==> flow/run.sh <==
#!/bin/bash
# the make line also repeats each setting of config.mk as NAME=value (left out here)
make -C /OpenROAD-flow-scripts/flow DESIGN_CONFIG=/design/flow/config.mk WORK_HOME=/design/flow/orfs CLKGATE_MAP_FILE= finish
==> flow/config.mk <==
export PLATFORM = sky130hd
export DESIGN_NAME = mult16_top
export DESIGN_NICKNAME = mult16_top
export VERILOG_FILES = /design/flow/design.v
export SDC_FILE = /design/flow/constraint.sdc
export NUM_CORES = 4
export LEC_CHECK = 0
export ABC_AREA = 1
export CAP_MARGIN = 20
export CORE_MARGIN = 2
export CORE_UTILIZATION = 72
export CTS_CLUSTER_SIZE = 98
export SLEW_MARGIN = 20
export TNS_END_PERCENT = 40
==> flow/constraint.sdc <==
create_clock -name core_clock -period 8.17 [get_ports {clk}]
set_input_delay 1.6340 -clock core_clock [delete_from_list [all_inputs] [get_ports {clk}]]
set_output_delay 1.6340 -clock core_clock [all_outputs]
set_load 0.01 [all_outputs]
==> flow/design.v <==
module mult16_top (
  input         clk,
  input  [15:0] a,
  input  [15:0] b,
  output [31:0] p
);
  reg  [15:0] a_r, b_r;
  reg  [31:0] p_r;
  wire [31:0] o;
  multiplier_16bit u_mul (.a(a_r), .b(b_r), .o(o));
  always @(posedge clk) begin
    a_r <= a;
    b_r <= b;
    p_r <= o;
  end
  assign p = p_r;
endmodule

module ha(input a, b, output sum, cout);
  assign {cout, sum} = a + b;
endmodule
module fa(input a, b, cin, output sum, cout);
  assign {cout, sum} = a + b + cin;
endmodule
module multiplier_16bit(input [15:0] a, b, output [31:0] o);
  wire [254:0] c;
  wire [209:0] s;
  assign o[0] = a[0] & b[0];
  ha ha1(.a(a[1]&b[0]), .b(a[0]&b[1]), .sum(o[1]), .cout(c[0]));
  ha ha2(.a(a[2]&b[0]), .b(a[1]&b[1]), .sum(s[0]), .cout(c[1]));
  ha ha3(.a(a[3]&b[0]), .b(a[2]&b[1]), .sum(s[1]), .cout(c[2]));
  ha ha4(.a(a[4]&b[0]), .b(a[3]&b[1]), .sum(s[2]), .cout(c[3]));
  ha ha5(.a(a[5]&b[0]), .b(a[4]&b[1]), .sum(s[3]), .cout(c[4]));
  ha ha6(.a(a[6]&b[0]), .b(a[5]&b[1]), .sum(s[4]), .cout(c[5]));
  ha ha7(.a(a[7]&b[0]), .b(a[6]&b[1]), .sum(s[5]), .cout(c[6]));
  ha ha8(.a(a[8]&b[0]), .b(a[7]&b[1]), .sum(s[6]), .cout(c[7]));
  ha ha9(.a(a[9]&b[0]), .b(a[8]&b[1]), .sum(s[7]), .cout(c[8]));
  ha ha10(.a(a[10]&b[0]), .b(a[9]&b[1]), .sum(s[8]), .cout(c[9]));
  ha ha11(.a(a[11]&b[0]), .b(a[10]&b[1]), .sum(s[9]), .cout(c[10]));
  ha ha12(.a(a[12]&b[0]), .b(a[11]&b[1]), .sum(s[10]), .cout(c[11]));
  ha ha13(.a(a[13]&b[0]), .b(a[12]&b[1]), .sum(s[11]), .cout(c[12]));
  ha ha14(.a(a[14]&b[0]), .b(a[13]&b[1]), .sum(s[12]), .cout(c[13]));
  ha ha15(.a(a[15]&b[0]), .b(a[14]&b[1]), .sum(s[13]), .cout(c[14]));
  fa fa1(.a(a[0]&b[2]), .b(s[0]), .cin(c[0]), .sum(o[2]), .cout(c[15]));
  fa fa2(.a(a[1]&b[2]), .b(s[1]), .cin(c[1]), .sum(s[14]), .cout(c[16]));
  fa fa3(.a(a[2]&b[2]), .b(s[2]), .cin(c[2]), .sum(s[15]), .cout(c[17]));
  fa fa4(.a(a[3]&b[2]), .b(s[3]), .cin(c[3]), .sum(s[16]), .cout(c[18]));
  fa fa5(.a(a[4]&b[2]), .b(s[4]), .cin(c[4]), .sum(s[17]), .cout(c[19]));
  fa fa6(.a(a[5]&b[2]), .b(s[5]), .cin(c[5]), .sum(s[18]), .cout(c[20]));
  fa fa7(.a(a[6]&b[2]), .b(s[6]), .cin(c[6]), .sum(s[19]), .cout(c[21]));
  fa fa8(.a(a[7]&b[2]), .b(s[7]), .cin(c[7]), .sum(s[20]), .cout(c[22]));
  fa fa9(.a(a[8]&b[2]), .b(s[8]), .cin(c[8]), .sum(s[21]), .cout(c[23]));
  fa fa10(.a(a[9]&b[2]), .b(s[9]), .cin(c[9]), .sum(s[22]), .cout(c[24]));
  fa fa11(.a(a[10]&b[2]), .b(s[10]), .cin(c[10]), .sum(s[23]), .cout(c[25]));
  fa fa12(.a(a[11]&b[2]), .b(s[11]), .cin(c[11]), .sum(s[24]), .cout(c[26]));
  fa fa13(.a(a[12]&b[2]), .b(s[12]), .cin(c[12]), .sum(s[25]), .cout(c[27]));
  fa fa14(.a(a[13]&b[2]), .b(s[13]), .cin(c[13]), .sum(s[26]), .cout(c[28]));
  fa fa15(.a(a[14]&b[2]), .b(a[15]&b[1]), .cin(c[14]), .sum(s[27]), .cout(c[29]));
  fa fa16(.a(a[0]&b[3]), .b(s[14]), .cin(c[15]), .sum(o[3]), .cout(c[30]));
  fa fa17(.a(a[1]&b[3]), .b(s[15]), .cin(c[16]), .sum(s[28]), .cout(c[31]));
  fa fa18(.a(a[2]&b[3]), .b(s[16]), .cin(c[17]), .sum(s[29]), .cout(c[32]));
  fa fa19(.a(a[3]&b[3]), .b(s[17]), .cin(c[18]), .sum(s[30]), .cout(c[33]));
  fa fa20(.a(a[4]&b[3]), .b(s[18]), .cin(c[19]), .sum(s[31]), .cout(c[34]));
  fa fa21(.a(a[5]&b[3]), .b(s[19]), .cin(c[20]), .sum(s[32]), .cout(c[35]));
  fa fa22(.a(a[6]&b[3]), .b(s[20]), .cin(c[21]), .sum(s[33]), .cout(c[36]));
  fa fa23(.a(a[7]&b[3]), .b(s[21]), .cin(c[22]), .sum(s[34]), .cout(c[37]));
  fa fa24(.a(a[8]&b[3]), .b(s[22]), .cin(c[23]), .sum(s[35]), .cout(c[38]));
  fa fa25(.a(a[9]&b[3]), .b(s[23]), .cin(c[24]), .sum(s[36]), .cout(c[39]));
  fa fa26(.a(a[10]&b[3]), .b(s[24]), .cin(c[25]), .sum(s[37]), .cout(c[40]));
  fa fa27(.a(a[11]&b[3]), .b(s[25]), .cin(c[26]), .sum(s[38]), .cout(c[41]));
  fa fa28(.a(a[12]&b[3]), .b(s[26]), .cin(c[27]), .sum(s[39]), .cout(c[42]));
  fa fa29(.a(a[13]&b[3]), .b(s[27]), .cin(c[28]), .sum(s[40]), .cout(c[43]));
  fa fa30(.a(a[14]&b[3]), .b(a[15]&b[2]), .cin(c[29]), .sum(s[41]), .cout(c[44]));
  fa fa31(.a(a[0]&b[4]), .b(s[28]), .cin(c[30]), .sum(o[4]), .cout(c[45]));
  fa fa32(.a(a[1]&b[4]), .b(s[29]), .cin(c[31]), .sum(s[42]), .cout(c[46]));
  fa fa33(.a(a[2]&b[4]), .b(s[30]), .cin(c[32]), .sum(s[43]), .cout(c[47]));
  fa fa34(.a(a[3]&b[4]), .b(s[31]), .cin(c[33]), .sum(s[44]), .cout(c[48]));
  fa fa35(.a(a[4]&b[4]), .b(s[32]), .cin(c[34]), .sum(s[45]), .cout(c[49]));
  fa fa36(.a(a[5]&b[4]), .b(s[33]), .cin(c[35]), .sum(s[46]), .cout(c[50]));
  fa fa37(.a(a[6]&b[4]), .b(s[34]), .cin(c[36]), .sum(s[47]), .cout(c[51]));
  fa fa38(.a(a[7]&b[4]), .b(s[35]), .cin(c[37]), .sum(s[48]), .cout(c[52]));
  fa fa39(.a(a[8]&b[4]), .b(s[36]), .cin(c[38]), .sum(s[49]), .cout(c[53]));
  fa fa40(.a(a[9]&b[4]), .b(s[37]), .cin(c[39]), .sum(s[50]), .cout(c[54]));
  fa fa41(.a(a[10]&b[4]), .b(s[38]), .cin(c[40]), .sum(s[51]), .cout(c[55]));
  fa fa42(.a(a[11]&b[4]), .b(s[39]), .cin(c[41]), .sum(s[52]), .cout(c[56]));
  fa fa43(.a(a[12]&b[4]), .b(s[40]), .cin(c[42]), .sum(s[53]), .cout(c[57]));
  fa fa44(.a(a[13]&b[4]), .b(s[41]), .cin(c[43]), .sum(s[54]), .cout(c[58]));
  fa fa45(.a(a[14]&b[4]), .b(a[15]&b[3]), .cin(c[44]), .sum(s[55]), .cout(c[59]));
  fa fa46(.a(a[0]&b[5]), .b(s[42]), .cin(c[45]), .sum(o[5]), .cout(c[60]));
  fa fa47(.a(a[1]&b[5]), .b(s[43]), .cin(c[46]), .sum(s[56]), .cout(c[61]));
  fa fa48(.a(a[2]&b[5]), .b(s[44]), .cin(c[47]), .sum(s[57]), .cout(c[62]));
  fa fa49(.a(a[3]&b[5]), .b(s[45]), .cin(c[48]), .sum(s[58]), .cout(c[63]));
  fa fa50(.a(a[4]&b[5]), .b(s[46]), .cin(c[49]), .sum(s[59]), .cout(c[64]));
  fa fa51(.a(a[5]&b[5]), .b(s[47]), .cin(c[50]), .sum(s[60]), .cout(c[65]));
  fa fa52(.a(a[6]&b[5]), .b(s[48]), .cin(c[51]), .sum(s[61]), .cout(c[66]));
  fa fa53(.a(a[7]&b[5]), .b(s[49]), .cin(c[52]), .sum(s[62]), .cout(c[67]));
  fa fa54(.a(a[8]&b[5]), .b(s[50]), .cin(c[53]), .sum(s[63]), .cout(c[68]));
  fa fa55(.a(a[9]&b[5]), .b(s[51]), .cin(c[54]), .sum(s[64]), .cout(c[69]));
  fa fa56(.a(a[10]&b[5]), .b(s[52]), .cin(c[55]), .sum(s[65]), .cout(c[70]));
  fa fa57(.a(a[11]&b[5]), .b(s[53]), .cin(c[56]), .sum(s[66]), .cout(c[71]));
  fa fa58(.a(a[12]&b[5]), .b(s[54]), .cin(c[57]), .sum(s[67]), .cout(c[72]));
  fa fa59(.a(a[13]&b[5]), .b(s[55]), .cin(c[58]), .sum(s[68]), .cout(c[73]));
  fa fa60(.a(a[14]&b[5]), .b(a[15]&b[4]), .cin(c[59]), .sum(s[69]), .cout(c[74]));
  fa fa61(.a(a[0]&b[6]), .b(s[56]), .cin(c[60]), .sum(o[6]), .cout(c[75]));
  fa fa62(.a(a[1]&b[6]), .b(s[57]), .cin(c[61]), .sum(s[70]), .cout(c[76]));
  fa fa63(.a(a[2]&b[6]), .b(s[58]), .cin(c[62]), .sum(s[71]), .cout(c[77]));
  fa fa64(.a(a[3]&b[6]), .b(s[59]), .cin(c[63]), .sum(s[72]), .cout(c[78]));
  fa fa65(.a(a[4]&b[6]), .b(s[60]), .cin(c[64]), .sum(s[73]), .cout(c[79]));
  fa fa66(.a(a[5]&b[6]), .b(s[61]), .cin(c[65]), .sum(s[74]), .cout(c[80]));
  fa fa67(.a(a[6]&b[6]), .b(s[62]), .cin(c[66]), .sum(s[75]), .cout(c[81]));
  fa fa68(.a(a[7]&b[6]), .b(s[63]), .cin(c[67]), .sum(s[76]), .cout(c[82]));
  fa fa69(.a(a[8]&b[6]), .b(s[64]), .cin(c[68]), .sum(s[77]), .cout(c[83]));
  fa fa70(.a(a[9]&b[6]), .b(s[65]), .cin(c[69]), .sum(s[78]), .cout(c[84]));
  fa fa71(.a(a[10]&b[6]), .b(s[66]), .cin(c[70]), .sum(s[79]), .cout(c[85]));
  fa fa72(.a(a[11]&b[6]), .b(s[67]), .cin(c[71]), .sum(s[80]), .cout(c[86]));
  fa fa73(.a(a[12]&b[6]), .b(s[68]), .cin(c[72]), .sum(s[81]), .cout(c[87]));
  fa fa74(.a(a[13]&b[6]), .b(s[69]), .cin(c[73]), .sum(s[82]), .cout(c[88]));
  fa fa75(.a(a[14]&b[6]), .b(a[15]&b[5]), .cin(c[74]), .sum(s[83]), .cout(c[89]));
  fa fa76(.a(a[0]&b[7]), .b(s[70]), .cin(c[75]), .sum(o[7]), .cout(c[90]));
  fa fa77(.a(a[1]&b[7]), .b(s[71]), .cin(c[76]), .sum(s[84]), .cout(c[91]));
  fa fa78(.a(a[2]&b[7]), .b(s[72]), .cin(c[77]), .sum(s[85]), .cout(c[92]));
  fa fa79(.a(a[3]&b[7]), .b(s[73]), .cin(c[78]), .sum(s[86]), .cout(c[93]));
  fa fa80(.a(a[4]&b[7]), .b(s[74]), .cin(c[79]), .sum(s[87]), .cout(c[94]));
  fa fa81(.a(a[5]&b[7]), .b(s[75]), .cin(c[80]), .sum(s[88]), .cout(c[95]));
  fa fa82(.a(a[6]&b[7]), .b(s[76]), .cin(c[81]), .sum(s[89]), .cout(c[96]));
  fa fa83(.a(a[7]&b[7]), .b(s[77]), .cin(c[82]), .sum(s[90]), .cout(c[97]));
  fa fa84(.a(a[8]&b[7]), .b(s[78]), .cin(c[83]), .sum(s[91]), .cout(c[98]));
  fa fa85(.a(a[9]&b[7]), .b(s[79]), .cin(c[84]), .sum(s[92]), .cout(c[99]));
  fa fa86(.a(a[10]&b[7]), .b(s[80]), .cin(c[85]), .sum(s[93]), .cout(c[100]));
  fa fa87(.a(a[11]&b[7]), .b(s[81]), .cin(c[86]), .sum(s[94]), .cout(c[101]));
  fa fa88(.a(a[12]&b[7]), .b(s[82]), .cin(c[87]), .sum(s[95]), .cout(c[102]));
  fa fa89(.a(a[13]&b[7]), .b(s[83]), .cin(c[88]), .sum(s[96]), .cout(c[103]));
  fa fa90(.a(a[14]&b[7]), .b(a[15]&b[6]), .cin(c[89]), .sum(s[97]), .cout(c[104]));
  fa fa91(.a(a[0]&b[8]), .b(s[84]), .cin(c[90]), .sum(o[8]), .cout(c[105]));
  fa fa92(.a(a[1]&b[8]), .b(s[85]), .cin(c[91]), .sum(s[98]), .cout(c[106]));
  fa fa93(.a(a[2]&b[8]), .b(s[86]), .cin(c[92]), .sum(s[99]), .cout(c[107]));
  fa fa94(.a(a[3]&b[8]), .b(s[87]), .cin(c[93]), .sum(s[100]), .cout(c[108]));
  fa fa95(.a(a[4]&b[8]), .b(s[88]), .cin(c[94]), .sum(s[101]), .cout(c[109]));
  fa fa96(.a(a[5]&b[8]), .b(s[89]), .cin(c[95]), .sum(s[102]), .cout(c[110]));
  fa fa97(.a(a[6]&b[8]), .b(s[90]), .cin(c[96]), .sum(s[103]), .cout(c[111]));
  fa fa98(.a(a[7]&b[8]), .b(s[91]), .cin(c[97]), .sum(s[104]), .cout(c[112]));
  fa fa99(.a(a[8]&b[8]), .b(s[92]), .cin(c[98]), .sum(s[105]), .cout(c[113]));
  fa fa100(.a(a[9]&b[8]), .b(s[93]), .cin(c[99]), .sum(s[106]), .cout(c[114]));
  fa fa101(.a(a[10]&b[8]), .b(s[94]), .cin(c[100]), .sum(s[107]), .cout(c[115]));
  fa fa102(.a(a[11]&b[8]), .b(s[95]), .cin(c[101]), .sum(s[108]), .cout(c[116]));
  fa fa103(.a(a[12]&b[8]), .b(s[96]), .cin(c[102]), .sum(s[109]), .cout(c[117]));
  fa fa104(.a(a[13]&b[8]), .b(s[97]), .cin(c[103]), .sum(s[110]), .cout(c[118]));
  fa fa105(.a(a[14]&b[8]), .b(a[15]&b[7]), .cin(c[104]), .sum(s[111]), .cout(c[119]));
  fa fa106(.a(a[0]&b[9]), .b(s[98]), .cin(c[105]), .sum(o[9]), .cout(c[120]));
  fa fa107(.a(a[1]&b[9]), .b(s[99]), .cin(c[106]), .sum(s[112]), .cout(c[121]));
  fa fa108(.a(a[2]&b[9]), .b(s[100]), .cin(c[107]), .sum(s[113]), .cout(c[122]));
  fa fa109(.a(a[3]&b[9]), .b(s[101]), .cin(c[108]), .sum(s[114]), .cout(c[123]));
  fa fa110(.a(a[4]&b[9]), .b(s[102]), .cin(c[109]), .sum(s[115]), .cout(c[124]));
  fa fa111(.a(a[5]&b[9]), .b(s[103]), .cin(c[110]), .sum(s[116]), .cout(c[125]));
  fa fa112(.a(a[6]&b[9]), .b(s[104]), .cin(c[111]), .sum(s[117]), .cout(c[126]));
  fa fa113(.a(a[7]&b[9]), .b(s[105]), .cin(c[112]), .sum(s[118]), .cout(c[127]));
  fa fa114(.a(a[8]&b[9]), .b(s[106]), .cin(c[113]), .sum(s[119]), .cout(c[128]));
  fa fa115(.a(a[9]&b[9]), .b(s[107]), .cin(c[114]), .sum(s[120]), .cout(c[129]));
  fa fa116(.a(a[10]&b[9]), .b(s[108]), .cin(c[115]), .sum(s[121]), .cout(c[130]));
  fa fa117(.a(a[11]&b[9]), .b(s[109]), .cin(c[116]), .sum(s[122]), .cout(c[131]));
  fa fa118(.a(a[12]&b[9]), .b(s[110]), .cin(c[117]), .sum(s[123]), .cout(c[132]));
  fa fa119(.a(a[13]&b[9]), .b(s[111]), .cin(c[118]), .sum(s[124]), .cout(c[133]));
  fa fa120(.a(a[14]&b[9]), .b(a[15]&b[8]), .cin(c[119]), .sum(s[125]), .cout(c[134]));
  fa fa121(.a(a[0]&b[10]), .b(s[112]), .cin(c[120]), .sum(o[10]), .cout(c[135]));
  fa fa122(.a(a[1]&b[10]), .b(s[113]), .cin(c[121]), .sum(s[126]), .cout(c[136]));
  fa fa123(.a(a[2]&b[10]), .b(s[114]), .cin(c[122]), .sum(s[127]), .cout(c[137]));
  fa fa124(.a(a[3]&b[10]), .b(s[115]), .cin(c[123]), .sum(s[128]), .cout(c[138]));
  fa fa125(.a(a[4]&b[10]), .b(s[116]), .cin(c[124]), .sum(s[129]), .cout(c[139]));
  fa fa126(.a(a[5]&b[10]), .b(s[117]), .cin(c[125]), .sum(s[130]), .cout(c[140]));
  fa fa127(.a(a[6]&b[10]), .b(s[118]), .cin(c[126]), .sum(s[131]), .cout(c[141]));
  fa fa128(.a(a[7]&b[10]), .b(s[119]), .cin(c[127]), .sum(s[132]), .cout(c[142]));
  fa fa129(.a(a[8]&b[10]), .b(s[120]), .cin(c[128]), .sum(s[133]), .cout(c[143]));
  fa fa130(.a(a[9]&b[10]), .b(s[121]), .cin(c[129]), .sum(s[134]), .cout(c[144]));
  fa fa131(.a(a[10]&b[10]), .b(s[122]), .cin(c[130]), .sum(s[135]), .cout(c[145]));
  fa fa132(.a(a[11]&b[10]), .b(s[123]), .cin(c[131]), .sum(s[136]), .cout(c[146]));
  fa fa133(.a(a[12]&b[10]), .b(s[124]), .cin(c[132]), .sum(s[137]), .cout(c[147]));
  fa fa134(.a(a[13]&b[10]), .b(s[125]), .cin(c[133]), .sum(s[138]), .cout(c[148]));
  fa fa135(.a(a[14]&b[10]), .b(a[15]&b[9]), .cin(c[134]), .sum(s[139]), .cout(c[149]));
  fa fa136(.a(a[0]&b[11]), .b(s[126]), .cin(c[135]), .sum(o[11]), .cout(c[150]));
  fa fa137(.a(a[1]&b[11]), .b(s[127]), .cin(c[136]), .sum(s[140]), .cout(c[151]));
  fa fa138(.a(a[2]&b[11]), .b(s[128]), .cin(c[137]), .sum(s[141]), .cout(c[152]));
  fa fa139(.a(a[3]&b[11]), .b(s[129]), .cin(c[138]), .sum(s[142]), .cout(c[153]));
  fa fa140(.a(a[4]&b[11]), .b(s[130]), .cin(c[139]), .sum(s[143]), .cout(c[154]));
  fa fa141(.a(a[5]&b[11]), .b(s[131]), .cin(c[140]), .sum(s[144]), .cout(c[155]));
  fa fa142(.a(a[6]&b[11]), .b(s[132]), .cin(c[141]), .sum(s[145]), .cout(c[156]));
  fa fa143(.a(a[7]&b[11]), .b(s[133]), .cin(c[142]), .sum(s[146]), .cout(c[157]));
  fa fa144(.a(a[8]&b[11]), .b(s[134]), .cin(c[143]), .sum(s[147]), .cout(c[158]));
  fa fa145(.a(a[9]&b[11]), .b(s[135]), .cin(c[144]), .sum(s[148]), .cout(c[159]));
  fa fa146(.a(a[10]&b[11]), .b(s[136]), .cin(c[145]), .sum(s[149]), .cout(c[160]));
  fa fa147(.a(a[11]&b[11]), .b(s[137]), .cin(c[146]), .sum(s[150]), .cout(c[161]));
  fa fa148(.a(a[12]&b[11]), .b(s[138]), .cin(c[147]), .sum(s[151]), .cout(c[162]));
  fa fa149(.a(a[13]&b[11]), .b(s[139]), .cin(c[148]), .sum(s[152]), .cout(c[163]));
  fa fa150(.a(a[14]&b[11]), .b(a[15]&b[10]), .cin(c[149]), .sum(s[153]), .cout(c[164]));
  fa fa151(.a(a[0]&b[12]), .b(s[140]), .cin(c[150]), .sum(o[12]), .cout(c[165]));
  fa fa152(.a(a[1]&b[12]), .b(s[141]), .cin(c[151]), .sum(s[154]), .cout(c[166]));
  fa fa153(.a(a[2]&b[12]), .b(s[142]), .cin(c[152]), .sum(s[155]), .cout(c[167]));
  fa fa154(.a(a[3]&b[12]), .b(s[143]), .cin(c[153]), .sum(s[156]), .cout(c[168]));
  fa fa155(.a(a[4]&b[12]), .b(s[144]), .cin(c[154]), .sum(s[157]), .cout(c[169]));
  fa fa156(.a(a[5]&b[12]), .b(s[145]), .cin(c[155]), .sum(s[158]), .cout(c[170]));
  fa fa157(.a(a[6]&b[12]), .b(s[146]), .cin(c[156]), .sum(s[159]), .cout(c[171]));
  fa fa158(.a(a[7]&b[12]), .b(s[147]), .cin(c[157]), .sum(s[160]), .cout(c[172]));
  fa fa159(.a(a[8]&b[12]), .b(s[148]), .cin(c[158]), .sum(s[161]), .cout(c[173]));
  fa fa160(.a(a[9]&b[12]), .b(s[149]), .cin(c[159]), .sum(s[162]), .cout(c[174]));
  fa fa161(.a(a[10]&b[12]), .b(s[150]), .cin(c[160]), .sum(s[163]), .cout(c[175]));
  fa fa162(.a(a[11]&b[12]), .b(s[151]), .cin(c[161]), .sum(s[164]), .cout(c[176]));
  fa fa163(.a(a[12]&b[12]), .b(s[152]), .cin(c[162]), .sum(s[165]), .cout(c[177]));
  fa fa164(.a(a[13]&b[12]), .b(s[153]), .cin(c[163]), .sum(s[166]), .cout(c[178]));
  fa fa165(.a(a[14]&b[12]), .b(a[15]&b[11]), .cin(c[164]), .sum(s[167]), .cout(c[179]));
  fa fa166(.a(a[0]&b[13]), .b(s[154]), .cin(c[165]), .sum(o[13]), .cout(c[180]));
  fa fa167(.a(a[1]&b[13]), .b(s[155]), .cin(c[166]), .sum(s[168]), .cout(c[181]));
  fa fa168(.a(a[2]&b[13]), .b(s[156]), .cin(c[167]), .sum(s[169]), .cout(c[182]));
  fa fa169(.a(a[3]&b[13]), .b(s[157]), .cin(c[168]), .sum(s[170]), .cout(c[183]));
  fa fa170(.a(a[4]&b[13]), .b(s[158]), .cin(c[169]), .sum(s[171]), .cout(c[184]));
  fa fa171(.a(a[5]&b[13]), .b(s[159]), .cin(c[170]), .sum(s[172]), .cout(c[185]));
  fa fa172(.a(a[6]&b[13]), .b(s[160]), .cin(c[171]), .sum(s[173]), .cout(c[186]));
  fa fa173(.a(a[7]&b[13]), .b(s[161]), .cin(c[172]), .sum(s[174]), .cout(c[187]));
  fa fa174(.a(a[8]&b[13]), .b(s[162]), .cin(c[173]), .sum(s[175]), .cout(c[188]));
  fa fa175(.a(a[9]&b[13]), .b(s[163]), .cin(c[174]), .sum(s[176]), .cout(c[189]));
  fa fa176(.a(a[10]&b[13]), .b(s[164]), .cin(c[175]), .sum(s[177]), .cout(c[190]));
  fa fa177(.a(a[11]&b[13]), .b(s[165]), .cin(c[176]), .sum(s[178]), .cout(c[191]));
  fa fa178(.a(a[12]&b[13]), .b(s[166]), .cin(c[177]), .sum(s[179]), .cout(c[192]));
  fa fa179(.a(a[13]&b[13]), .b(s[167]), .cin(c[178]), .sum(s[180]), .cout(c[193]));
  fa fa180(.a(a[14]&b[13]), .b(a[15]&b[12]), .cin(c[179]), .sum(s[181]), .cout(c[194]));
  fa fa181(.a(a[0]&b[14]), .b(s[168]), .cin(c[180]), .sum(o[14]), .cout(c[195]));
  fa fa182(.a(a[1]&b[14]), .b(s[169]), .cin(c[181]), .sum(s[182]), .cout(c[196]));
  fa fa183(.a(a[2]&b[14]), .b(s[170]), .cin(c[182]), .sum(s[183]), .cout(c[197]));
  fa fa184(.a(a[3]&b[14]), .b(s[171]), .cin(c[183]), .sum(s[184]), .cout(c[198]));
  fa fa185(.a(a[4]&b[14]), .b(s[172]), .cin(c[184]), .sum(s[185]), .cout(c[199]));
  fa fa186(.a(a[5]&b[14]), .b(s[173]), .cin(c[185]), .sum(s[186]), .cout(c[200]));
  fa fa187(.a(a[6]&b[14]), .b(s[174]), .cin(c[186]), .sum(s[187]), .cout(c[201]));
  fa fa188(.a(a[7]&b[14]), .b(s[175]), .cin(c[187]), .sum(s[188]), .cout(c[202]));
  fa fa189(.a(a[8]&b[14]), .b(s[176]), .cin(c[188]), .sum(s[189]), .cout(c[203]));
  fa fa190(.a(a[9]&b[14]), .b(s[177]), .cin(c[189]), .sum(s[190]), .cout(c[204]));
  fa fa191(.a(a[10]&b[14]), .b(s[178]), .cin(c[190]), .sum(s[191]), .cout(c[205]));
  fa fa192(.a(a[11]&b[14]), .b(s[179]), .cin(c[191]), .sum(s[192]), .cout(c[206]));
  fa fa193(.a(a[12]&b[14]), .b(s[180]), .cin(c[192]), .sum(s[193]), .cout(c[207]));
  fa fa194(.a(a[13]&b[14]), .b(s[181]), .cin(c[193]), .sum(s[194]), .cout(c[208]));
  fa fa195(.a(a[14]&b[14]), .b(a[15]&b[13]), .cin(c[194]), .sum(s[195]), .cout(c[209]));
  fa fa196(.a(a[0]&b[15]), .b(s[182]), .cin(c[195]), .sum(o[15]), .cout(c[210]));
  fa fa197(.a(a[1]&b[15]), .b(s[183]), .cin(c[196]), .sum(s[196]), .cout(c[211]));
  fa fa198(.a(a[2]&b[15]), .b(s[184]), .cin(c[197]), .sum(s[197]), .cout(c[212]));
  fa fa199(.a(a[3]&b[15]), .b(s[185]), .cin(c[198]), .sum(s[198]), .cout(c[213]));
  fa fa200(.a(a[4]&b[15]), .b(s[186]), .cin(c[199]), .sum(s[199]), .cout(c[214]));
  fa fa201(.a(a[5]&b[15]), .b(s[187]), .cin(c[200]), .sum(s[200]), .cout(c[215]));
  fa fa202(.a(a[6]&b[15]), .b(s[188]), .cin(c[201]), .sum(s[201]), .cout(c[216]));
  fa fa203(.a(a[7]&b[15]), .b(s[189]), .cin(c[202]), .sum(s[202]), .cout(c[217]));
  fa fa204(.a(a[8]&b[15]), .b(s[190]), .cin(c[203]), .sum(s[203]), .cout(c[218]));
  fa fa205(.a(a[9]&b[15]), .b(s[191]), .cin(c[204]), .sum(s[204]), .cout(c[219]));
  fa fa206(.a(a[10]&b[15]), .b(s[192]), .cin(c[205]), .sum(s[205]), .cout(c[220]));
  fa fa207(.a(a[11]&b[15]), .b(s[193]), .cin(c[206]), .sum(s[206]), .cout(c[221]));
  fa fa208(.a(a[12]&b[15]), .b(s[194]), .cin(c[207]), .sum(s[207]), .cout(c[222]));
  fa fa209(.a(a[13]&b[15]), .b(s[195]), .cin(c[208]), .sum(s[208]), .cout(c[223]));
  fa fa210(.a(a[14]&b[15]), .b(a[15]&b[14]), .cin(c[209]), .sum(s[209]), .cout(c[224]));
  ha ha16(.a(c[210]), .b(s[196]), .sum(o[16]), .cout(c[225]));
  fa fa211(.a(c[211]), .b(s[197]), .cin(c[225]), .sum(o[17]), .cout(c[226]));
  fa fa212(.a(c[212]), .b(s[198]), .cin(c[226]), .sum(o[18]), .cout(c[227]));
  fa fa213(.a(c[213]), .b(s[199]), .cin(c[227]), .sum(o[19]), .cout(c[228]));
  fa fa214(.a(c[214]), .b(s[200]), .cin(c[228]), .sum(o[20]), .cout(c[229]));
  fa fa215(.a(c[215]), .b(s[201]), .cin(c[229]), .sum(o[21]), .cout(c[230]));
  fa fa216(.a(c[216]), .b(s[202]), .cin(c[230]), .sum(o[22]), .cout(c[231]));
  fa fa217(.a(c[217]), .b(s[203]), .cin(c[231]), .sum(o[23]), .cout(c[232]));
  fa fa218(.a(c[218]), .b(s[204]), .cin(c[232]), .sum(o[24]), .cout(c[233]));
  fa fa219(.a(c[219]), .b(s[205]), .cin(c[233]), .sum(o[25]), .cout(c[234]));
  fa fa220(.a(c[220]), .b(s[206]), .cin(c[234]), .sum(o[26]), .cout(c[235]));
  fa fa221(.a(c[221]), .b(s[207]), .cin(c[235]), .sum(o[27]), .cout(c[236]));
  fa fa222(.a(c[222]), .b(s[208]), .cin(c[236]), .sum(o[28]), .cout(c[237]));
  fa fa223(.a(c[223]), .b(s[209]), .cin(c[237]), .sum(o[29]), .cout(c[238]));
  fa fa224(.a(c[224]), .b(a[15]&b[15]), .cin(c[238]), .sum(o[30]), .cout(o[31]));
endmodule
==> results of run 1 <==
==> per-stage QoR <==
step	instance area, µm²	hold WS (ns)
5_1_grt	8920	0.512
3_5_place_dp	8620	0.474
2_1_floorplan	8090	0.521
3_3_place_gp	8620	0.477
6_report	8920	0.484
4_1_cts	8870	0.483
==> repair_timing <==
item,4_1_cts,5_1_grt
buffers inserted,0,0
resized,24,22
pin swaps,8,2
endpoints found under the hold margin,0,0
endpoints found under the setup margin,16,16
==> layout make-up <==
class | instances | area (µm²)
Sequential cell | 64 | 1290
Timing Repair Buffer | 117 | 1040
Fill cell | 634 | 1920
Multi-Input combinational cell | 496 | 5800
Clock buffer | 9 | 124
Inverter | 109 | 412
Clock inverter | 7 | 72.6
Tap cell | 140 | 175
==> per-layer routing <==
metal	routed length, µm	global-route usage	vias up	share of wire
met5	0	0	-	0
met4	437	0.124	0	0.034
met3	391	0.0368	31	0.030
met2	7500	0.462	93	0.58
met1	4690	0.286	2558	0.36
li1	-	-	2177	-
==> CHANGELOG.md, run 1 <==
## Implementation

- Pre-CTS setup slack: -4.62 ns
- Count of buffer and inverter cells on the critical path: 5
- Top_reg_cell synth: dfxtp_1
- Count leader, synth: nand2_1
- Largest net degree at the start of global routing: 17
- Clk root buf: clkbuf_8
- Gr usage total: 0.251
- Synth area leader: fa_1
- CP Data Required Time: 8.43 ns
- Mapped Nets: 1006
- Die Width: 110 µm
- Element type at the critical path end: register
- Mapped Area: 8020 µm²
- Grt total ovfl: 0
- Area growth syn-to-layout: 11.2%
- CP Depth: 36
- CP max-delay cell: fa_2
- # setup viols final: 15
- Setup crit end: p_r[30]
- Total clock sinks: 64
- CP startpoint: a_r[14]
- Fmax: 79.7 MHz
- Worst-Margin Slew: 0.640 ns
- Row count: 38
- Arrival time at the worst endpoint: 12.80 ns
- WHS Endpoint: p_r[0]
- Yosys reg bits: 64
- Initial core utilization: 0.740
- PortBufs: 64
- Latency at later pin: 0.37 ns
- CP Launch Type: register
- Cells after Synth: 733
- DR vias/cell: 5.16
- Final WS setup: -4.37 ns
- Filler-free cell count of the finished design: 942
- Post-synthesis simple-gate area fraction: 0.120
- Critical path's most frequent cell: fa_2
- CP Max Fanout: 4
- Tmin final: 12.54 ns
- Synth area leaders: fa_1, dfxtp_1, nand2_1
- Sequential share of the synthesized area: 0.160
- Reg-to-Reg Start: a_r[14]
- Hold_sp: a_r[0]
- Clock skew: 0.00873 ns
- Mux share: 0
- Most common library cells after synthesis: nand2_1, fa_1, inv_1
- Yosys synthesis chip area: 8020 µm²
- GPL Wtd Cong: 0.813
- FF-to-FF End: p_r[30]
- CP peak stage delay: 0.55 ns
- CTS tree: done
- Max Slew Vio Count: 0
- SO Viols: negative setup slack
- Compound Share, Synth: 0
- Number of diodes: 0
- Via count: 4859
- Max-Cap Viols: 0
- First-pass GRT wire length: 22.9 mm
- Cell Type Count: 10
- Synth top area share: 0.559
- Post-synthesis adder-cell area fraction: 0.584
- R2r setup slk: -4.37 ns
- Cells after DPL: 926
- Tool Warnings: 31
- Initial antenna violation count: 0
- ANT nets after route: 0
- Final hold violations: 0
- Post-synth ARST share: 0
- Clock tree buffer depth: 2
- Synth Area per Inst: 10.9 µm²
- Setup TNS: -37.35 ns
- Worst min path class: register to register
- Yosys Instances: 733
- DRC viols: 0
- Detailed-route wire length per cell: 13.8 µm
- Layout Nets: 1070
- Delay-heaviest family, CP: adder cells
- HPWL after DPL: 11.1 mm
- Flip-flops with a built-in enable: 0
- Fin crit share: 1.54
- Die Ht: 110 µm
- RSZ-0062 raised after global routing: yes
- Post-Synth XOR/XNOR Area: 0
- H-tree levels: 3
- DR pass1 iterations: 4
- Top logic family: adder cells
- Vias in the first global route: 5400
- Worst rel slew slack: 0.573
- Cts-stage hold buffer count: 0
- R2R cell count: 36
- Hold path cells: 2
- Syn. warnings: 1
- Die ar.: 12000 µm²
- Top Ports: 65
- Setup CP Type: register to register
- Core Util, Final: 0.823
- CTS buffer count: 9
- Routed WL: 13.0 mm
- Initial DRC count: 115
- Worst-path clk slew: 0.08 ns
- Status: complete, but fails checks
- Placeable Area: 10800 µm²
==> run 2: changes to the inputs <==
- CELL_PAD_IN_SITES_GLOBAL_PLACEMENT: unset -> 3
- CORE_ASPECT_RATIO: unset -> 0.85
- CORE_UTILIZATION: 72 -> 40
- CTS_CLUSTER_DIAMETER: unset -> 54
- CTS_CLUSTER_SIZE: 98 -> unset
- GPL_TIMING_DRIVEN: unset -> 0
- MAX_ROUTING_LAYER: unset -> met4
- PLACE_DENSITY: unset -> 0.54
- TNS_END_PERCENT: 40 -> unset
- clock period: 8.17 -> 11.4 ns (I/O delays scaled with it)
==> CHANGELOG.md, run 2 <==
## Implementation

- Status: complete, but fails checks
- SO Viols: negative setup slack
- Fin crit share: 1.10 (-0.435)
- Final WS setup: -1.15 ns (+3.22 ns)
- Top logic family: adder cells
- Critical path's most frequent cell: fa_2
- Fmax: 79.7 MHz (about the same)
- Initial core utilization: 0.410 (-0.330)
- WL met3: 312 µm (-20%)
- FF-to-FF End: p_r[30]
- Vias in the first global route: 5150 (-4.6%)
- WHS Endpoint: p_r[0]
- Reg-to-Reg Start: b_r[1]
- CP max-delay cell: fa_2
- RSZ-0062 raised after global routing: yes
- # setup viols final: 6 (-9)
- Worst-Margin Slew: 0.130 ns (-0.510 ns)
- Filler instances: 1856 (+190%)
- R2r setup slk: -1.15 ns (+3.22 ns)
- H-tree levels: 3 (unchanged)
- Yosys synthesis chip area: 8020 µm² (unchanged)
- Fin area: 9420 µm² (+5.6%)
- Highest routed layer: met4
- Clock skew: 0.00877 ns (+0.0000442 ns)
- Tool Warnings: 31 (unchanged)
- Largest net degree at the start of global routing: 13 (-4)
- Top Ports: 65 (unchanged)
- Die Width: 158 µm (+44%)
- Gr usage total: 0.155 (-0.0961)
- DRC viols: 0 (unchanged)
- Max Slew Vio Count: 0 (unchanged)
- Worst rel slew slack: 0.913 (+0.340)
- Latency at later pin: 0.34 ns (-0.03 ns)
- Final hold violations: 0 (unchanged)
- Delay-heaviest family, CP: adder cells
- ANT nets after route: 0 (unchanged)
- Clock tree buffer depth: 2 (unchanged)
- Worst min path class: register to register
- Post-synthesis adder-cell area fraction: 0.584 (unchanged)
- Synth Area per Inst: 10.9 µm² (unchanged)
- CP Depth: 37 (+2.8%)
- Max-Cap Viols: 0 (unchanged)
- CP Max Fanout: 5 (+1)
- Mapped Area: 8020 µm² (unchanged)
- Layout Nets: 1084 (+1.3%)
- HPWL after DPL: 12.9 mm (+17%)
- Post-Synth XOR/XNOR Area: 0 (unchanged)
- Placeable Area: 19600 µm² (+81%)
- Top_reg_cell synth: dfxtp_1
- R2R cell count: 37 (+2.8%)
- Post-synth ARST share: 0 (unchanged)
- DR vias/cell: 4.35 (-16%)
- PortBufs: 64 (unchanged)
- Clk root buf: clkbuf_16
- Synth area leaders: fa_1, dfxtp_1, nand2_1
- Row count: 47 (+24%)
- CP peak stage delay: 0.55 ns (about the same)
- Cell Type Count: 10 (unchanged)
- Yosys Instances: 733 (unchanged)
- Hold_sp: a_r[0]
- CTS buffer count: 9 (unchanged)
- Wl on met1: 6.79 mm (+45%)
- GPL Wtd Cong: 0.750 (-7.7%)
- Total clock sinks: 64 (unchanged)
- Element type at the critical path end: register
- Synth area leader: fa_1
- Detailed-route wire length per cell: 13.2 µm (-4.5%)
- Filler-free cell count of the finished design: 1085 (+15%)
- Area growth syn-to-layout: 17.4%
- Die ar.: 21200 µm² (+77%)
- Count of buffer and inverter cells on the critical path: 6 (+1)
- Synth top area share: 0.559 (unchanged)
- Post-synthesis simple-gate area fraction: 0.120 (unchanged)
- Setup CP Type: register to register
- Count leader, synth: nand2_1
- Number of diodes: 0 (unchanged)
- Grt total ovfl: 0 (unchanged)
- Mapped Nets: 1006 (unchanged)
- Core Util, Final: 0.481 (-0.342)
- Arrival time at the worst endpoint: 12.84 ns (+0.04 ns)
- Syn. warnings: 1 (unchanged)
- Initial DRC count: 84 (-27%)
- CP Launch Type: register
- Initial antenna violation count: 0 (unchanged)
- Tmin final: 12.55 ns (+0.00555 ns)
- Via count: 4725 (-2.8%)
- Hold path cells: 3 (+1)
- Cells after DPL: 1066 (+15%)
- First-pass GRT wire length: 24.6 mm (+7.7%)
- Compound Share, Synth: 0 (unchanged)
- Die Ht: 135 µm (+23%)
- Yosys reg bits: 64 (unchanged)
- Sequential share of the synthesized area: 0.160 (unchanged)
- CP startpoint: b_r[1]
- Worst-path clk slew: 0.06 ns (-0.02 ns)
- Cells after Synth: 733 (unchanged)
- Flip-flops with a built-in enable: 0 (unchanged)
- Area after DPL: 9060 µm² (+5.2%)
- Setup crit end: p_r[30]
- Most common library cells after synthesis: nand2_1, fa_1, inv_1
- CTS tree: done
- CP Data Required Time: 11.69 ns (+3.26 ns)
- DR pass1 iterations: 5 (+1)
- Mux share: 0 (unchanged)
- Routed WL: 14.3 mm (+10%)
- Setup TNS: -4.18 ns (+33.17 ns)
- Met2 Wirelength: 7.11 mm (-5.2%)
run 2: stage by stage:
| stage | setup slack, ns | hold WS [ns] |
|---|---|---|
| finish | -1.15 | 0.565 |
| global route | -1.48 | 0.596 |
| CTS | -1.20 | 0.573 |
| detailed placement | -1.50 | 0.564 |
| global placement | -1.46 | 0.564 |
| floorplan | -1.11 | 0.521 |
run 2: metal layers:
metal,global-route usage,up-vias
li1,-,2207
met1,0.206,2459
met2,0.250,48
met3,0.0266,11
met4,0.0379,0
met5,-,-
run 2: layout make-up:
type / count / area, µm² / share of cell area
clock buffers: 11 / 253 / 0.0268
well taps: 269 / 337 / 0.0357
repair buffers: 69 / 678 / 0.0720
flip-flops and latches: 64 / 1290 / 0.137
plain buffers: 62 / 659 / 0.0700
inverters: 109 / 412 / 0.0437
clock inverters: 5 / 62.6 / 0.00664
multi-input cells: 496 / 5730 / 0.608
run 2: timing repair:
action                                  4_1_cts  5_1_grt
buffers inserted                              5        0
hold buffers                                  0        0
resized                                      11        2
pin swaps                                     8        0
endpoints found under the setup margin        7        6
==> run 3: changes to the inputs <==
- ABC_AREA: 1 -> 0
- CELL_PAD_IN_SITES_GLOBAL_PLACEMENT: 3 -> 0
- CTS_CLUSTER_DIAMETER: 54 -> 103
- CTS_CLUSTER_SIZE: unset -> 78
- GPL_ROUTABILITY_DRIVEN: unset -> 0
- GPL_TIMING_DRIVEN: 0 -> 1
- HOLD_SLACK_MARGIN: unset -> -0.07
- SETUP_SLACK_MARGIN: unset -> 1.57
- TNS_END_PERCENT: unset -> 35
==> CHANGELOG.md, run 3 <==
## Implementation

- Worst min path class: register to register
- Post-Synth XOR/XNOR Area: 0 (unchanged)
- Grt total ovfl: 0 (unchanged)
- Logic cell area: 5880 µm² (+2.6%)
- Pre-CTS setup slack: -1.29 ns (+0.213 ns)
- Top_reg_cell synth: dfxtp_1
- Yosys synthesis chip area: 7710 µm² (-3.9%)
- Clock skew: 0.00775 ns (-0.00102 ns)
- HPWL after DPL: 10.3 mm (-20%)
- Row count: 46 (-2.1%)
- CP max-delay cell: fa_2
- Sequential share of the synthesized area: 0.166 (+0.00656)
- Die Width: 155 µm (-1.9%)
- Filler instances: 1785 (-3.8%)
- CP Data Required Time: 11.69 ns (about the same)
- Reg-to-Reg Start: a_r[14]
- DR vias/cell: 4.66 (+7.0%)
- Initial core utilization: 0.411 (+0.00102)
- Initial antenna violation count: 0 (unchanged)
- Tool Warnings: 29 (-6.5%)
- Status: complete, but fails checks
- Yosys reg bits: 64 (unchanged)
- Top Ports: 65 (unchanged)
- Gr usage total: 0.131 (-0.0246)
- Placeable Area: 18800 µm² (-4.2%)
- Synth Area per Inst: 11.4 µm² (+4.5%)
- CTS tree: done
- CP peak stage delay: 0.55 ns (about the same)
- RSZ-0062 raised after global routing: yes
- Synth area leader: fa_1
- Post-synthesis simple-gate area fraction: 0.139 (+0.0184)
- Worst-path clk slew: 0.06 ns (about the same)
- CP Depth: 35 (-5.4%)
- ANT nets after route: 0 (unchanged)
- Compound Share, Synth: 0 (unchanged)
- Setup CP Type: register to register
- Largest net degree at the start of global routing: 17 (+4)
- Synth top area share: 0.582 (+0.0230)
- Register area: 1290 µm² (about the same)
- R2r setup slk: -1.09 ns (+0.06 ns)
- Arrival time at the worst endpoint: 12.78 ns (-0.06 ns)
- Mux share: 0 (unchanged)
- Most common library cells after synthesis: fa_1, nand2_1, inv_1
- SO Viols: negative setup slack
- Die Ht: 132 µm (-1.9%)
- Top logic family: adder cells
- H-tree levels: 3 (unchanged)
- FF-to-FF End: p_r[30]
- Max Slew Vio Count: 0 (unchanged)
- Clock tree buffer depth: 2 (unchanged)
- Element type at the critical path end: register
- Delay-heaviest family, CP: adder cells
- Cells after Synth: 674 (-8.0%)
- CP Max Fanout: 4 (-1)
- Latency at later pin: 0.35 ns (about the same)
- Worst-Margin Slew: 0.616 ns (+0.486 ns)
- PortBufs: 64 (unchanged)
- Total clock sinks: 64 (unchanged)
- Filler-free cell count of the finished design: 977 (-10%)
- Mapped Area: 7710 µm² (-3.9%)
- Count of buffer and inverter cells on the critical path: 4 (-2)
- DRC viols: 0 (unchanged)
- Post-synthesis adder-cell area fraction: 0.608 (+0.0240)
- Syn. warnings: 1 (unchanged)
- DR pass1 iterations: 4 (-1)
- Hold path cells: 1 (-2)
- Critical path's most frequent cell: fa_2
- Die ar.: 20400 µm² (-3.8%)
- Tmin final: 12.49 ns (-0.0637 ns)
- Final WS setup: -1.09 ns (+0.0637 ns)
- CP startpoint: a_r[14]
- Vias in the first global route: 5061 (-1.7%)
- Fin crit share: 1.10 (-0.00559)
- Initial DRC count: 84 (unchanged)
- Cell Type Count: 10 (unchanged)
- # setup viols final: 5 (-1)
- Layout Nets: 1005 (-7.3%)
- Setup crit end: p_r[30]
- Count leader, synth: fa_1
- Cells after DPL: 961 (-9.8%)
- Synth area leaders: fa_1, dfxtp_1, nand2_1
- Fmax: 80.1 MHz (+0.51%)
- First-pass GRT wire length: 21.4 mm (-13%)
- Flip-flops with a built-in enable: 0 (unchanged)
- Area growth syn-to-layout: 15.2%
- Detailed-route wire length per cell: 12.0 µm (-9.4%)
- Hold_sp: a_r[0]
- Via count: 4551 (-3.7%)
- Mapped Nets: 947 (-5.9%)
- Yosys Instances: 674 (-8.0%)
- Worst rel slew slack: 0.589 (-0.324)
- Routed WL: 11.7 mm (-18%)
- CP Launch Type: register
- WHS Endpoint: p_r[0]
- Cts-stage hold buffer count: 0 (unchanged)
- CTS buffer count: 9 (unchanged)
- Max-Cap Viols: 0 (unchanged)
- Final hold violations: 0 (unchanged)
- R2R cell count: 35 (-5.4%)
- Clk root buf: clkbuf_16
- Post-synth ARST share: 0 (unchanged)
- Number of diodes: 0 (unchanged)
[run 3: timing repair]
action | CTS | global route
endpoints found under the setup margin | 11 | 11
pin swaps | 8 | 0
setup buffers | 0 | 0
resized | 17 | 15
[run 3: area by class of cell]
| class | instances | area share |
|---|---|---|
| inverter | 71 | 0.0300 |
| multi-input combinational | 496 | 0.662 |
| clock buffer | 11 | 0.0273 |
| timing repair buffer | 90 | 0.0955 |
| sequential | 64 | 0.145 |
| clock inverter | 5 | 0.00634 |
| tap | 240 | 0.0338 |
[run 3: layer usage]
layer,GRT usage,vias to the layer above,part of all wire
met3,0.0283,14,0.032
li1,-,2044,-
met5,-,-,0
met4,0.0432,0,0.017
met1,0.154,2439,0.43
met2,0.223,54,0.52
[run 3: through the flow]
stage	instance area, µm²	hold WS [ns]	TNS, ns	util
CTS	8850	0.774	-3.96	0.472
global route	8880	0.811	-5.42	0.473
floorplan	7760	0.521	-3.87	-
global placement	8510	0.737	-4.52	0.453
detailed placement	8510	0.755	-5.04	0.453
finish	8880	0.751	-3.77	0.473
==> run 4: changes to the inputs <==
- ABC_AREA: 0 -> unset
- CELL_PAD_IN_SITES_GLOBAL_PLACEMENT: 0 -> unset
- CORE_ASPECT_RATIO: 0.85 -> unset
- CORE_UTILIZATION: 40 -> 72
- CTS_CLUSTER_DIAMETER: 103 -> 143
- CTS_CLUSTER_SIZE: 78 -> unset
- GPL_ROUTABILITY_DRIVEN: 0 -> unset
- GPL_TIMING_DRIVEN: 1 -> unset
- HOLD_SLACK_MARGIN: -0.07 -> unset
- MAX_ROUTING_LAYER: met4 -> unset
- PLACE_DENSITY: 0.54 -> 0.38
- SETUP_SLACK_MARGIN: 1.57 -> 3.38
- TNS_END_PERCENT: 35 -> unset
- clock period: 11.4 -> 12.1 ns (I/O delays scaled with it)
==> CHANGELOG.md, run 4 <==
## Implementation

- Status: complete, but fails checks
- SO Viols: negative setup slack
- Fmax: 79.9 MHz (-0.26%)
- Post-synthesis simple-gate area fraction: 0.139 (unchanged)
- Initial DRC count: 139 (+65%)
- Initial core utilization: 0.743 (+0.332)
- Die Ht: 107 µm (-19%)
- Worst-path clk slew: 0.07 ns (about the same)
- Post-Synth XOR/XNOR Area: 0 (unchanged)
- Area growth syn-to-layout: 11.6%
- Routed WL: 12.2 mm (+4.5%)
- Number of diodes: 0 (unchanged)
- CP startpoint: a_r[15]
- DRC viols: 0 (unchanged)
- Tmin final: 12.52 ns (+0.0321 ns)
- Yosys synthesis chip area: 7710 µm² (unchanged)
- Mux share: 0 (unchanged)
- Top Ports: 65 (unchanged)
- Synth area leaders: fa_1, dfxtp_1, nand2_1
- Via count: 4588 (+0.81%)
- Largest net degree at the start of global routing: 17 (unchanged)
- Arrival time at the worst endpoint: 12.77 ns (about the same)
- Worst-Margin Slew: 0.642 ns (+0.0262 ns)
- Top_reg_cell synth: dfxtp_1
- Clock skew: 0.00877 ns (+0.00102 ns)
- WHS Endpoint: p_r[0]
- HPWL after DPL: 10.3 mm (+0.64%)
- Worst min path class: register to register
- DR vias/cell: 5.27 (+13%)
- Register area: 1280 µm² (-0.19%)
- Final hold violations: 0 (unchanged)
- Most common library cells after synthesis: fa_1, nand2_1, inv_1
- CTS tree: done
- Element type at the critical path end: register
- Synth area leader: fa_1
- DR pass1 iterations: 4 (unchanged)
- Setup CP Type: register to register
- Clock tree buffer depth: 2 (unchanged)
- CP max-delay cell: fa_2
- Gr usage total: 0.247 (+0.117)
- Die Width: 107 µm (-30%)
- H-tree levels: 3 (unchanged)
- Die ar.: 11500 µm² (-43%)
- CP peak stage delay: 0.55 ns (about the same)
- Count of buffer and inverter cells on the critical path: 4 (unchanged)
- Flip-flops with a built-in enable: 0 (unchanged)
- R2r setup slk: -0.42 ns (+0.67 ns)
- FF-to-FF End: p_r[30]
- Top logic family: adder cells
- Placeable Area: 10400 µm² (-45%)
- # setup viols final: 3 (-2)
- Yosys Instances: 674 (unchanged)
- Max-Cap Viols: 0 (unchanged)
- Count leader, synth: fa_1
- First-pass GRT wire length: 21.8 mm (+1.8%)
- Synth top area share: 0.582 (unchanged)
- Row count: 37 (-20%)
- Initial antenna violation count: 0 (unchanged)
- CP Depth: 35 (unchanged)
- CP Max Fanout: 3 (-1)
- ANT nets after route: 0 (unchanged)
- Delay-heaviest family, CP: adder cells
- Vias in the first global route: 5131 (+1.4%)
- Filler instances: 596 (-67%)
- Setup crit end: p_r[30]
- Max Slew Vio Count: 0 (unchanged)
- Filler-free cell count of the finished design: 871 (-11%)
- Final WS setup: -0.418 ns (+0.668 ns)
- Fin area: 8600 µm² (-3.2%)
- CP Launch Type: register
- R2R cell count: 35 (unchanged)
- Post-synthesis adder-cell area fraction: 0.608 (unchanged)
- Synth Area per Inst: 11.4 µm² (unchanged)
- Grt total ovfl: 0 (unchanged)
- CP Data Required Time: 12.35 ns (+0.66 ns)
- Sequential share of the synthesized area: 0.166 (unchanged)
- Tool Warnings: 31 (+6.9%)
- Critical path's most frequent cell: fa_2
- Hold_sp: b_r[0]
- Latency at later pin: 0.37 ns (+0.02 ns)
- Layout Nets: 1004 (-0.10%)
- Detailed-route wire length per cell: 14.0 µm (+17%)
- Worst rel slew slack: 0.571 (-0.0175)
- Hold path cells: 3 (+2)
- Cells after Synth: 674 (unchanged)
- CTS buffer count: 9 (unchanged)
- Area after DPL: 8350 µm² (-1.9%)
- Compound Share, Synth: 0 (unchanged)
- Clk root buf: clkbuf_8
- Total clock sinks: 64 (unchanged)
- Cts-stage hold buffer count: 0 (unchanged)
- Post-synth ARST share: 0 (unchanged)
- Mapped Area: 7710 µm² (unchanged)
- Cells after DPL: 855 (-11%)
- Fin crit share: 1.03 (-0.0607)
- Mapped Nets: 947 (unchanged)
- RSZ-0062 raised after global routing: yes
- Logic cell area: 5850 µm² (-0.43%)
- Yosys reg bits: 64 (unchanged)
- Cell Type Count: 10 (unchanged)
- Reg-to-Reg Start: a_r[15]
- PortBufs: 64 (unchanged)
- Syn. warnings: 1 (unchanged)
- GPL Wtd Cong: 0.769
## run 4: layer usage
layer	share of wire	routed length [µm]	vias to the layer above	track usage
li1	-	-	2045	-
met1	0.37	4530	2438	0.288
met2	0.57	6970	79	0.443
met3	0.034	411	26	0.0611
met4	0.026	320	0	0.0943
met5	0	0	-	0
## run 4: area by class of cell
cell class	count	area share
multi-input combinational	496	0.681
sequential	64	0.149
timing repair buffer	89	0.0963
inverter	71	0.0310
tap	136	0.0198
clock buffer	10	0.0160
clock inverter	5	0.00669
## run 4: stage by stage
| step | hold slack [ns] | utilization | setup WS (ns) | setup TNS [ns] |
|---|---|---|---|---|
| 3_3_place_gp | 0.724 | 0.805 | -0.434 | -1.00 |
| 3_5_place_dp | 0.737 | 0.805 | -0.649 | -1.80 |
| 6_report | 0.751 | 0.829 | -0.418 | -0.893 |
| 4_1_cts | 0.751 | 0.827 | -0.438 | -0.961 |
| 5_1_grt | 0.796 | 0.829 | -0.693 | -1.99 |
| 2_1_floorplan | 0.521 | - | -0.372 | -0.802 |
## run 4: repair_timing
| action | 4_1_cts | 5_1_grt |
|---|---|---|
| setup endpoints to repair | 14 | 14 |
| gates resized | 13 | 7 |
| endpoints found under the hold margin | 0 | 0 |
| pin swaps | 7 | 0 |
| buffers inserted | 1 | 0 |
| gates cloned | 0 | 0 |
==> run 5: changes to the inputs <==
- CORE_UTILIZATION: 72 -> 68
- CTS_CLUSTER_DIAMETER: 143 -> unset
- PLACE_DENSITY: 0.38 -> unset
- SETUP_SLACK_MARGIN: 3.38 -> unset
- clock period: 12.1 -> 6.15 ns (I/O delays scaled with it)
==> CHANGELOG.md, run 5 <==
## Implementation

- Status: complete, but fails checks
- SO Viols: negative setup slack
- Final hold violations: 0 (unchanged)
- CP peak stage delay: 0.56 ns (about the same)
- Hold path cells: 1 (-2)
- CP Launch Type: register
- RSZ-0062 raised after global routing: yes
- ANT nets after route: 0 (unchanged)
- Yosys Instances: 674 (unchanged)
- CP Data Required Time: 6.37 ns (-5.98 ns)
- Via count: 4776 (+4.1%)
- FF-to-FF End: p_r[30]
- Max Slew Vio Count: 0 (unchanged)
- Routed WL: 13.2 mm (+8.2%)
- R2R cell count: 35 (unchanged)
- Critical path's most frequent cell: fa_2
- Setup TNS: -73.75 ns (-72.85 ns)
- Final WS setup: -6.41 ns (-5.99 ns)
- Yosys synthesis chip area: 7710 µm² (unchanged)
- # setup viols final: 20 (+17)
- Post-Synth XOR/XNOR Area: 0 (unchanged)
- Mux share: 0 (unchanged)
- Worst-Margin Slew: 0.419 ns (-0.223 ns)
- Cell Type Count: 10 (unchanged)
- Die Width: 110 µm (+2.8%)
- PortBufs: 64 (unchanged)
- Fin crit share: 2.04 (+1.01)
- Reg-to-Reg Start: a_r[14]
- Tool Warnings: 31 (unchanged)
- Initial core utilization: 0.705 (-0.0384)
- Fmax: 79.6 MHz (-0.36%)
- CTS buffer count: 9 (unchanged)
- Synth Area per Inst: 11.4 µm² (unchanged)
- Mapped Nets: 947 (unchanged)
- Compound Share, Synth: 0 (unchanged)
- Setup bufs post-CTS: 0 (-1)
- CP Max Fanout: 4 (+1)
- Count of buffer and inverter cells on the critical path: 4 (unchanged)
- Setup crit end: p_r[30]
- Yosys reg bits: 64 (unchanged)
- Cells after DPL: 887 (+3.7%)
- Gr usage total: 0.241 (-0.00639)
- DR pass1 iterations: 4 (unchanged)
- R2r setup slk: -6.41 ns (-5.99 ns)
- Clock skew: 0.00839 ns (-0.000377 ns)
- Synth area leader: fa_1
- Clk root buf: clkbuf_16
- Initial antenna violation count: 0 (unchanged)
- Top_reg_cell synth: dfxtp_1
- CP startpoint: a_r[14]
- First-pass GRT wire length: 23.4 mm (+7.2%)
- Layout Nets: 1031 (+2.7%)
- Setup CP Type: register to register
- DRC viols: 0 (unchanged)
- Hold_sp: a_r[0]
- CTS tree: done
- H-tree levels: 3 (unchanged)
- Number of diodes: 0 (unchanged)
- Arrival time at the worst endpoint: 12.79 ns (+0.02 ns)
- Area growth syn-to-layout: 16.9%
- Most common library cells after synthesis: fa_1, nand2_1, inv_1
- Post-synth ARST share: 0 (unchanged)
- Placeable Area: 10900 µm² (+5.5%)
- HPWL after DPL: 10.8 mm (+4.9%)
- Latency at later pin: 0.34 ns (-0.03 ns)
- Largest net degree at the start of global routing: 15 (-2)
- Post-synthesis simple-gate area fraction: 0.139 (unchanged)
- Die Ht: 110 µm (+2.8%)
- Count leader, synth: fa_1
- Worst rel slew slack: 0.720 (+0.149)
- Synth top area share: 0.582 (unchanged)
- WHS Endpoint: p_r[0]
- Vias in the first global route: 5328 (+3.8%)
- Worst min path class: register to register
- CP max-delay cell: fa_2
- Tmin final: 12.56 ns (+0.0450 ns)
- Total clock sinks: 64 (unchanged)
- Mapped Area: 7710 µm² (unchanged)
- Syn. warnings: 1 (unchanged)
- Clock tree buffer depth: 2 (unchanged)
- Detailed-route wire length per cell: 14.7 µm (+4.5%)
- CP Depth: 35 (unchanged)
- Synth area leaders: fa_1, dfxtp_1, nand2_1
- Worst-path clk slew: 0.06 ns (about the same)
- Sequential share of the synthesized area: 0.166 (unchanged)
- Top Ports: 65 (unchanged)
- Initial DRC count: 122 (-12%)
- Top logic family: adder cells
- Die ar.: 12200 µm² (+5.7%)
- GPL Wtd Cong: 0.785 (+2.2%)
- Filler-free cell count of the finished design: 902 (+3.6%)
- Delay-heaviest family, CP: adder cells
- Max-Cap Viols: 0 (unchanged)
- Grt total ovfl: 0 (unchanged)
- Row count: 38 (+2.7%)
- Cells after Synth: 674 (unchanged)
- Pre-CTS setup slack: -6.56 ns (-5.91 ns)
- Flip-flops with a built-in enable: 0 (unchanged)
- Post-synthesis adder-cell area fraction: 0.608 (unchanged)
- DR vias/cell: 5.29 (+0.52%)
- Element type at the critical path end: register
-- run 5: cell type report --
| cell class | instances | area, µm² |
|---|---|---|
| clock buffer | 13 | 270 |
| clock inverter | 2 | 37.5 |
| fill | 613 | 1920 |
| inverter | 71 | 267 |
| multi-input combinational | 496 | 5930 |
| sequential | 64 | 1280 |
| tap | 140 | 175 |
| timing repair buffer | 116 | 1050 |
-- run 5: stage by stage --
step	cell area [µm²]	utilization	hold slack [ns]
floorplan	7760	-	0.521
global placement	8580	0.784	0.495
detailed placement	8580	0.784	0.493
CTS	8970	0.821	0.508
global route	9010	0.824	0.515
finish	9010	0.824	0.503
-- run 5: timing repair --
action | 4_1_cts | 5_1_grt
hold buffers | 0 | 0
pin swaps | 7 | 3
resized | 33 | 15
endpoints found under the setup margin | 20 | 21
-- run 5: metal layers --
metal / global-route usage / wire [µm] / up-vias
met4: 0.0908 / 315 / 0
li1: - / - / 2098
met1: 0.269 / 4770 / 2541
met5: 0 / 0 / -
met2: 0.456 / 7730 / 106
met3: 0.0417 / 413 / 31
